==> inputs of job 4998 <==
==> flow/design.v <==
module cordic #(
    parameter data_width = 16,
    parameter iterations = 15
    )(
    input clk,
    input reset_n,
    input logic signed [data_width-1:0] angle,
    input logic signed [data_width-1:0] x_i,
    input logic signed [data_width-1:0] y_i,
    output logic signed [data_width-1:0] cos,
    output logic signed [data_width-1:0] sin,
    input valid_in,
    output logic valid_out
    );
    logic signed [data_width-1:0] atan_table [0:iterations-1];
    assign atan_table[0]  = 'd12867;   
    assign atan_table[1]  = 'd7596;    
    assign atan_table[2]  = 'd4013;    
    assign atan_table[3]  = 'd2037;    
    assign atan_table[4]  = 'd1021;    
    assign atan_table[5]  = 'd511;     
    assign atan_table[6]  = 'd256;     
    assign atan_table[7]  = 'd128;     
    assign atan_table[8]  = 'd64;      
    assign atan_table[9]  = 'd32;      
    assign atan_table[10] = 'd16;      
    assign atan_table[11] = 'd8;       
    assign atan_table[12] = 'd4;       
    assign atan_table[13] = 'd2;       
    assign atan_table[14] = 'd1;       
    logic signed [data_width-1:0] x [0:iterations], y [0:iterations], z [0:iterations];
    logic [$clog2(iterations)-1:0] iteration;
    logic valid_pipe [0:iterations];
    always_ff @(posedge clk or negedge reset_n) begin
        if (!reset_n) begin
            x[0] <= 0;
            y[0] <= 0;
            z[0] <= 0;
            valid_pipe[0] <= 0;
        end else if (valid_in) begin
            case (angle[15:14])
                2'b00: begin
                    x[0] <= x_i;
                    y[0] <= y_i;
                    z[0] <= angle;
                end
                2'b01: begin
                    x[0] <= -y_i;
                    y[0] <= x_i;
                    z[0] <= {2'b00, angle[13:0]};
                end
                2'b10: begin
                    x[0] <= -x_i;
                    y[0] <= -y_i;
                    z[0] <= {2'b11, angle[13:0]};
                end
                2'b11: begin
                    x[0] <= y_i;
                    y[0] <= -x_i;
                    z[0] <= -angle;
                end
            endcase
            valid_pipe[0] <= 1;
        end else begin
            valid_pipe[0] <= 0;
        end
    end
    genvar i;
    generate
        for (i = 0; i < iterations; i = i + 1) begin : cordic_pipeline
            always_ff @(posedge clk or negedge reset_n) begin
                if (!reset_n) begin
                    x[i+1] <= 0;
                    y[i+1] <= 0;
                    z[i+1] <= 0;
                    valid_pipe[i+1] <= 0;
                end else if (valid_pipe[i]) begin
                    if (z[i] < 0) begin
                        x[i+1] <= x[i] + (y[i] >>> i);
                        y[i+1] <= y[i] - (x[i] >>> i);
                        z[i+1] <= z[i] + atan_table[i];
                    end else begin
                        x[i+1] <= x[i] - (y[i] >>> i);
                        y[i+1] <= y[i] + (x[i] >>> i);
                        z[i+1] <= z[i] - atan_table[i];
                    end
                    valid_pipe[i+1] <= 1;
                end else begin
                    valid_pipe[i+1] <= 0;
                end
            end
        end
    endgenerate
    assign cos = x[iterations];
    assign sin = y[iterations];
    assign valid_out = valid_pipe[iterations];
endmodule
==> flow/run.sh <==
#!/bin/bash
# the make line also repeats each setting of config.mk as NAME=value (left out here)
make -C /OpenROAD-flow-scripts/flow DESIGN_CONFIG=/design/flow/config.mk WORK_HOME=/design/flow/orfs CLKGATE_MAP_FILE= finish
==> flow/config.mk <==
export PLATFORM = sky130hd
export DESIGN_NAME = cordic
export DESIGN_NICKNAME = cordic
export VERILOG_FILES = /design/flow/design.v
export SDC_FILE = /design/flow/constraint.sdc
export NUM_CORES = 4
export LEC_CHECK = 0
export ABC_AREA = 1
export CAP_MARGIN = 20
export CORE_MARGIN = 2
export CORE_UTILIZATION = 72
export CTS_CLUSTER_DIAMETER = 371
export CTS_CLUSTER_SIZE = 99
export PLACE_DENSITY = 0.85
export SLEW_MARGIN = 20
export TNS_END_PERCENT = 20
==> flow/constraint.sdc <==
create_clock -name core_clock -period 1.97 [get_ports {clk}]
set_input_delay 0.3940 -clock core_clock [delete_from_list [all_inputs] [get_ports {clk}]]
set_output_delay 0.3940 -clock core_clock [all_outputs]
set_load 0.01 [all_outputs]
==> job 7081: changes against job 4998 <==
Settings changed: ABC_AREA 1 to default, CORE_UTILIZATION 72 to 40, CTS_CLUSTER_DIAMETER 371 to default, CTS_CLUSTER_SIZE 99 to default, PLACE_DENSITY 0.85 to default, TNS_END_PERCENT 20 to default.
==> flow/constraint.sdc (replaced) <==
create_clock -name core_clock -period 4.0 [get_ports {clk}]
set_input_delay 0.8000 -clock core_clock [delete_from_list [all_inputs] [get_ports {clk}]]
set_output_delay 0.8000 -clock core_clock [all_outputs]
set_load 0.01 [all_outputs]
==> results <==
quantity                                                                                       job 7081                  job 4998
Xor+xnor area frac                                                                               0.1052                   0.05972
Basic-gate share of the synthesized area counting and, or, nand and nor cells                    0.1108                    0.2811
Count of mapped cells out of synthesis                                                             6641                      9366
Outcome                                                                                  finished clean            did not finish
Last stage reached                                                                                    -      clock tree synthesis
Cell area after placement                                                                   0.06422 mm2               0.08323 mm2
Library cell with the highest instance count after synthesis                   sky130_fd_sc_hd__dfrtp_1  sky130_fd_sc_hd__nand2_1
Final weighted congestion in routability-driven placement                                        0.8799                     1.038
Post-synthesis cell count from yosys                                                               6641                      9366
Number of placed instances, taps included                                                          8632                     12341
Synth Net Count                                                                                    7447                     10172
Share of synthesized area spent on multiplexers                                                 0.09107                         0
Pre-CTS WS                                                                                    0.3513 ns                 -1.060 ns
Chip area estimate from yosys synthesis                                                     0.06092 mm2               0.06512 mm2
Half-perimeter wire length after placement                                                    116300 um                 193700 um
Die ar.                                                                                      0.1554 mm2               0.09286 mm2
Number of distinct library cells after synthesis                                                     87                        49
Floorplan-stage core utilization                                                                 0.4020                    0.7245
Synthesized area divided by synthesized cell count                                            9.173 um2                 6.952 um2
Synth top area share                                                                             0.3056                    0.2859
Post-synth seq share                                                                             0.3056                    0.2859
Die W                                                                                          394.3 um                  304.7 um
Complex Gates by Area                                                                            0.1925                    0.1486
Chip height                                                                                    394.3 um                  304.7 um


==> run a: inputs <==
// cordic: RTL as listed in full above, without the edits since
clock: 3.26 ns
lec_check: 0
cap_margin: 20
core_margin: 2
core_utilization: 71
cts_cluster_diameter: 215
slew_margin: 20
run.sh (not shown) runs the stock make flow with config.mk's settings and CLKGATE_MAP_FILE=.
==> run b: changes against run a <==
- CAP_MARGIN: 20 -> 5
- CELL_PAD_IN_SITES_DETAIL_PLACEMENT: default -> 1
- CORE_UTILIZATION: 71 -> 17
- CTS_CLUSTER_DIAMETER: 215 -> default
- MIN_ROUTING_LAYER: default -> met2
- PLACE_DENSITY_LB_ADDON: default -> 0.07
==> flow/constraint.sdc (replaced) <==
create_clock -name core_clock -period 5.59 [get_ports {clk}]
set_input_delay 1.1180 -clock core_clock [delete_from_list [all_inputs] [get_ports {clk}]]
set_output_delay 1.1180 -clock core_clock [all_outputs]
set_load 0.01 [all_outputs]
==> run c: changes against run a <==
- CORE_UTILIZATION: 71 -> 72
- CTS_CLUSTER_DIAMETER: 215 -> 59
- MAX_ROUTING_LAYER: default -> met4
==> flow/constraint.sdc (replaced) <==
create_clock -name core_clock -period 3.09 [get_ports {clk}]
set_input_delay 0.6180 -clock core_clock [delete_from_list [all_inputs] [get_ports {clk}]]
set_output_delay 0.6180 -clock core_clock [all_outputs]
set_load 0.01 [all_outputs]
==> run d: changes against run a <==
- CTS_CLUSTER_DIAMETER: 215 -> default
- PLACE_DENSITY_LB_ADDON: default -> 0.01
==> flow/constraint.sdc (replaced) <==
create_clock -name core_clock -period 2.75 [get_ports {clk}]
set_input_delay 0.5500 -clock core_clock [delete_from_list [all_inputs] [get_ports {clk}]]
set_output_delay 0.5500 -clock core_clock [all_outputs]
set_load 0.01 [all_outputs]
==> comparison <==
- Between run a and run b, the lower wire length is in run a (gap 16%, measured against run b).
- In synthesized cell count, run a and run b do not differ.
- Sequential cell count is the same in run b and run a.
- In run a the worst setup slack is lower than in run b, by 1600 ps.
- Run c stopped in 5_1_grt. Run d never finished: it broke off in 4_1_cts on DPL-0033. Run b went through all stages and came out clean. Run a completed, yet does not pass: negative setup slack.
- Between run b and run a, the lower count of clock-buffer cells in the layout is in run a (gap 56).
- Of run a and run b, run b has the higher first-iteration DRC count (gap about 11%, measured against run b).
